==> inputs of branch sierra <==
// measure_sys
module measure_sys(
	input            sys_clk,
	input            sys_rst_n,
	input      [7:0] askdemod_data,    
	input      [9:0] fsk_demod,        
	input      [7:0] pskdemod_data,    
	output     [7:0] demod_data,
	output     [7:0] uart_mod_type,
	output    [15:0] uart_demod_fre,
	output     [7:0] uart_mod_depth,
	output reg [7:0] uart_delta_freq
);
Settings: LEC_CHECK=0, ABC_AREA=1, CAP_MARGIN=20, CORE_MARGIN=2, CORE_UTILIZATION=72, CTS_CLUSTER_DIAMETER=376, CTS_CLUSTER_SIZE=100, PLACE_DENSITY_LB_ADDON=0.08, SETUP_SLACK_MARGIN=-1.53, SLEW_MARGIN=20; clock period 25.5 ns.
run.sh (not shown) runs the stock make flow with config.mk's settings and CLKGATE_MAP_FILE=.
==> branch ember (differences from branch sierra) <==
- ABC_AREA: 1 -> unset
- CORE_UTILIZATION: 72 -> 40
- CTS_CLUSTER_DIAMETER: 376 -> unset
- CTS_CLUSTER_SIZE: 100 -> unset
- PLACE_DENSITY_LB_ADDON: 0.08 -> unset
- SETUP_SLACK_MARGIN: -1.53 -> unset
==> flow/constraint.sdc (replaced) <==
create_clock -name core_clock -period 62.4 [get_ports {sys_clk}]
set_input_delay 12.4800 -clock core_clock [delete_from_list [all_inputs] [get_ports {sys_clk}]]
set_output_delay 12.4800 -clock core_clock [all_outputs]
set_load 0.01 [all_outputs]
==> flow_summary.toml <==
# generated from flow reports
[status]
status = "aborted with a tool error"
stop_stage = "4_1_cts"
firstError = "[ERROR DPL-0038] Utilization greater than 100%, impossible to legalize"

[logic_synthesis]
yosys-top-cells-count = "nand2_1 (2825), inv_1 (2095), ha_1 (1470)"
netlist_area_sq_um = 92800
ys_area_sq_um = 92800
synthDistinctLibCells = 86
mux_area_share_pct = 0.156
top_logic_kind = "adder cells"
simple_gate_share_pct = 25.0
synthCells = 13600
synthAdderAreaFrac_pct = 25.0
most_common_cell = "nand2_1"
top_cells_by_area = "ha_1 (20%), dfrtp_1 (14%), nand2_1 (11%)"
synth.avg_cell_area_sq_um = 6.85

[floorplan]
die_h_um = 363
core_area_sq_um = 128000
die_w_um = 363

[place]
place.gp.congestion = 1.06
pre_cts_ws_ps = -17330
[end of results for branch sierra]
==> flow_summary.toml <==
# synthesis and place-and-route metrics
[logic_synthesis]
most_common_cell = "ha_1"
mux_area_share_pct = 3.37
top_logic_kind = "AND-OR/OR-AND gates"
synthAdderAreaFrac_pct = 25.4
synth.avg_cell_area_sq_um = 7.90
top_cells_by_area = "ha_1 (20%), dfrtp_1 (14%), fa_1 (5.3%)"
netlist_area_sq_um = 91500

[floorplan]
die_w_um = 482
core_area_sq_um = 227000
die_h_um = 482

[place]
pre_cts_ws_ps = 2330
place.gp.congestion = 0.890

[timing]
fin_setup_tns_ps = 0

[status]
status = "finished clean"

[drt]
met3WireLength_mm = 9.29
[end of results for branch ember]


==> inputs of v38 <==
measure_sys again, from the RTL that the note above started with.
==> flow/config.mk <==
export PLATFORM = sky130hd
export DESIGN_NAME = measure_sys
export DESIGN_NICKNAME = measure_sys
export VERILOG_FILES = /design/flow/design.v
export SDC_FILE = /design/flow/constraint.sdc
export NUM_CORES = 4
export LEC_CHECK = 0
export CAP_MARGIN = 15
export CELL_PAD_IN_SITES_GLOBAL_PLACEMENT = 3
export CORE_ASPECT_RATIO = 0.98
export CORE_MARGIN = 9
export CORE_UTILIZATION = 33
export GPL_ROUTABILITY_DRIVEN = 1
export GPL_TIMING_DRIVEN = 0
export HOLD_SLACK_MARGIN = 0.17
export MAX_ROUTING_LAYER = met5
export MIN_ROUTING_LAYER = met2
export PLACE_DENSITY_LB_ADDON = 0.09
export SETUP_SLACK_MARGIN = -1.21
export SLEW_MARGIN = 20
export TNS_END_PERCENT = 60
==> flow/constraint.sdc <==
create_clock -name core_clock -period 50.2 [get_ports {sys_clk}]
set_input_delay 10.0400 -clock core_clock [delete_from_list [all_inputs] [get_ports {sys_clk}]]
set_output_delay 10.0400 -clock core_clock [all_outputs]
set_load 0.01 [all_outputs]
==> inputs of v14, as changes to v38 <==
==> flow/config.mk (replaced) <==
export PLATFORM = sky130hd
export DESIGN_NAME = measure_sys
export DESIGN_NICKNAME = measure_sys
export VERILOG_FILES = /design/flow/design.v
export SDC_FILE = /design/flow/constraint.sdc
export NUM_CORES = 4
export LEC_CHECK = 0
export ABC_AREA = 1
export CAP_MARGIN = 0
export CORE_MARGIN = 2
export CORE_UTILIZATION = 72
export CTS_CLUSTER_DIAMETER = 194
export SLEW_MARGIN = 20
==> flow/constraint.sdc (replaced) <==
create_clock -name core_clock -period 41.3 [get_ports {sys_clk}]
set_input_delay 8.2600 -clock core_clock [delete_from_list [all_inputs] [get_ports {sys_clk}]]
set_output_delay 8.2600 -clock core_clock [all_outputs]
set_load 0.01 [all_outputs]
==> inputs of v24, as changes to v38 <==
==> flow/config.mk (replaced) <==
export PLATFORM = sky130hd
export DESIGN_NAME = measure_sys
export DESIGN_NICKNAME = measure_sys
export VERILOG_FILES = /design/flow/design.v
export SDC_FILE = /design/flow/constraint.sdc
export NUM_CORES = 4
export LEC_CHECK = 0
export CAP_MARGIN = 20
export CORE_MARGIN = 2
export CORE_UTILIZATION = 32
export SLEW_MARGIN = 20
==> flow/constraint.sdc (replaced) <==
create_clock -name core_clock -period 62.4 [get_ports {sys_clk}]
set_input_delay 12.4800 -clock core_clock [delete_from_list [all_inputs] [get_ports {sys_clk}]]
set_output_delay 12.4800 -clock core_clock [all_outputs]
set_load 0.01 [all_outputs]
==> inputs of v16, as changes to v38 <==
==> flow/config.mk (replaced) <==
export PLATFORM = sky130hd
export DESIGN_NAME = measure_sys
export DESIGN_NICKNAME = measure_sys
export VERILOG_FILES = /design/flow/design.v
export SDC_FILE = /design/flow/constraint.sdc
export NUM_CORES = 4
export LEC_CHECK = 0
export ABC_AREA = 1
export CAP_MARGIN = 20
export CORE_MARGIN = 2
export CORE_UTILIZATION = 69
export CTS_CLUSTER_DIAMETER = 338
export SETUP_SLACK_MARGIN = -2.0
export SLEW_MARGIN = 20
==> flow/constraint.sdc (replaced) <==
create_clock -name core_clock -period 36.8 [get_ports {sys_clk}]
set_input_delay 7.3600 -clock core_clock [delete_from_list [all_inputs] [get_ports {sys_clk}]]
set_output_delay 7.3600 -clock core_clock [all_outputs]
set_load 0.01 [all_outputs]
==> results <==
Run status: v24 finished clean; v14 complete, but fails checks; v38 complete, but fails checks; v16 did not finish
Last stage reached: v24 -; v14 -; v38 -; v16 global routing (5_1_grt)
Reasons for failing layout checks: v24 -; v14 setup timing; v38 setup timing; v16 -
Post-Place Setup Slack: v24 3340 ps; v14 -2460 ps; v38 -13,570 ps; v16 -5220 ps
Clock-cell share of area: v24 2.84%; v14 2.23%; v38 2.54%; v16 -
Sequential cell area: v24 13,500 sq um; v14 13,500 sq um; v38 13,500 sq um; v16 -
CTS tree: v24 built; v14 built; v38 built; v16 -
Top cell by count, worst path: v24 sky130_fd_sc_hd__o21a_1; v14 sky130_fd_sc_hd__a21oi_2; v38 sky130_fd_sc_hd__o21a_1; v16 -
Clock period minus final worst setup slack: v24 57,910 ps; v14 43,490 ps; v38 51,520 ps; v16 -
Non-clock buffer area fraction after layout: v24 1.70%; v14 7.58%; v38 6.53%; v16 -
Buffer-and-inverter tally for the worst setup path: v24 6; v14 47; v38 41; v16 -
Most common cell in the synthesized netlist: v24 sky130_fd_sc_hd__ha_1; v14 sky130_fd_sc_hd__nand2_1; v38 sky130_fd_sc_hd__ha_1; v16 sky130_fd_sc_hd__nand2_1
Fillcell total: v24 29,800; v14 7,288; v38 28,300; v16 -
Final setup violating endpoints: v24 0; v14 3; v38 3; v16 -
Power per cell area: v24 8.93 nW/um^2; v14 12.4 nW/um^2; v38 10.3 nW/um^2; v16 -
Setup slack, reg-to-reg: v24 4490 ps; v14 -2190 ps; v38 -1320 ps; v16 -
Placed Instance Area: v24 96,600 sq um; v14 97,200 sq um; v38 97,100 sq um; v16 117,000 sq um
Largest clock skew in the final design: v24 72.4 ps; v14 50.6 ps; v38 40.8 ps; v16 -
Power Combinational: v24 44.6 uW; v14 150 uW; v38 58.8 uW; v16 -
Final RePlAce weighted congestion: v24 0.879; v14 0.981; v38 0.876; v16 0.975
Worst relative slew slack: v24 30.3%; v14 6.08%; v38 9.01%; v16 -
Simple-gate area share of the yosys netlist: v24 20.4%; v14 25.0%; v38 20.4%; v16 25.0%
Net switching share of the total power: v24 25.4%; v14 28.7%; v38 26.3%; v16 -
Worst Setup End Kind: v24 flop; v14 flop; v38 flop; v16 -
Power figures rest on the tool's default switching activity, not on a simulated workload.
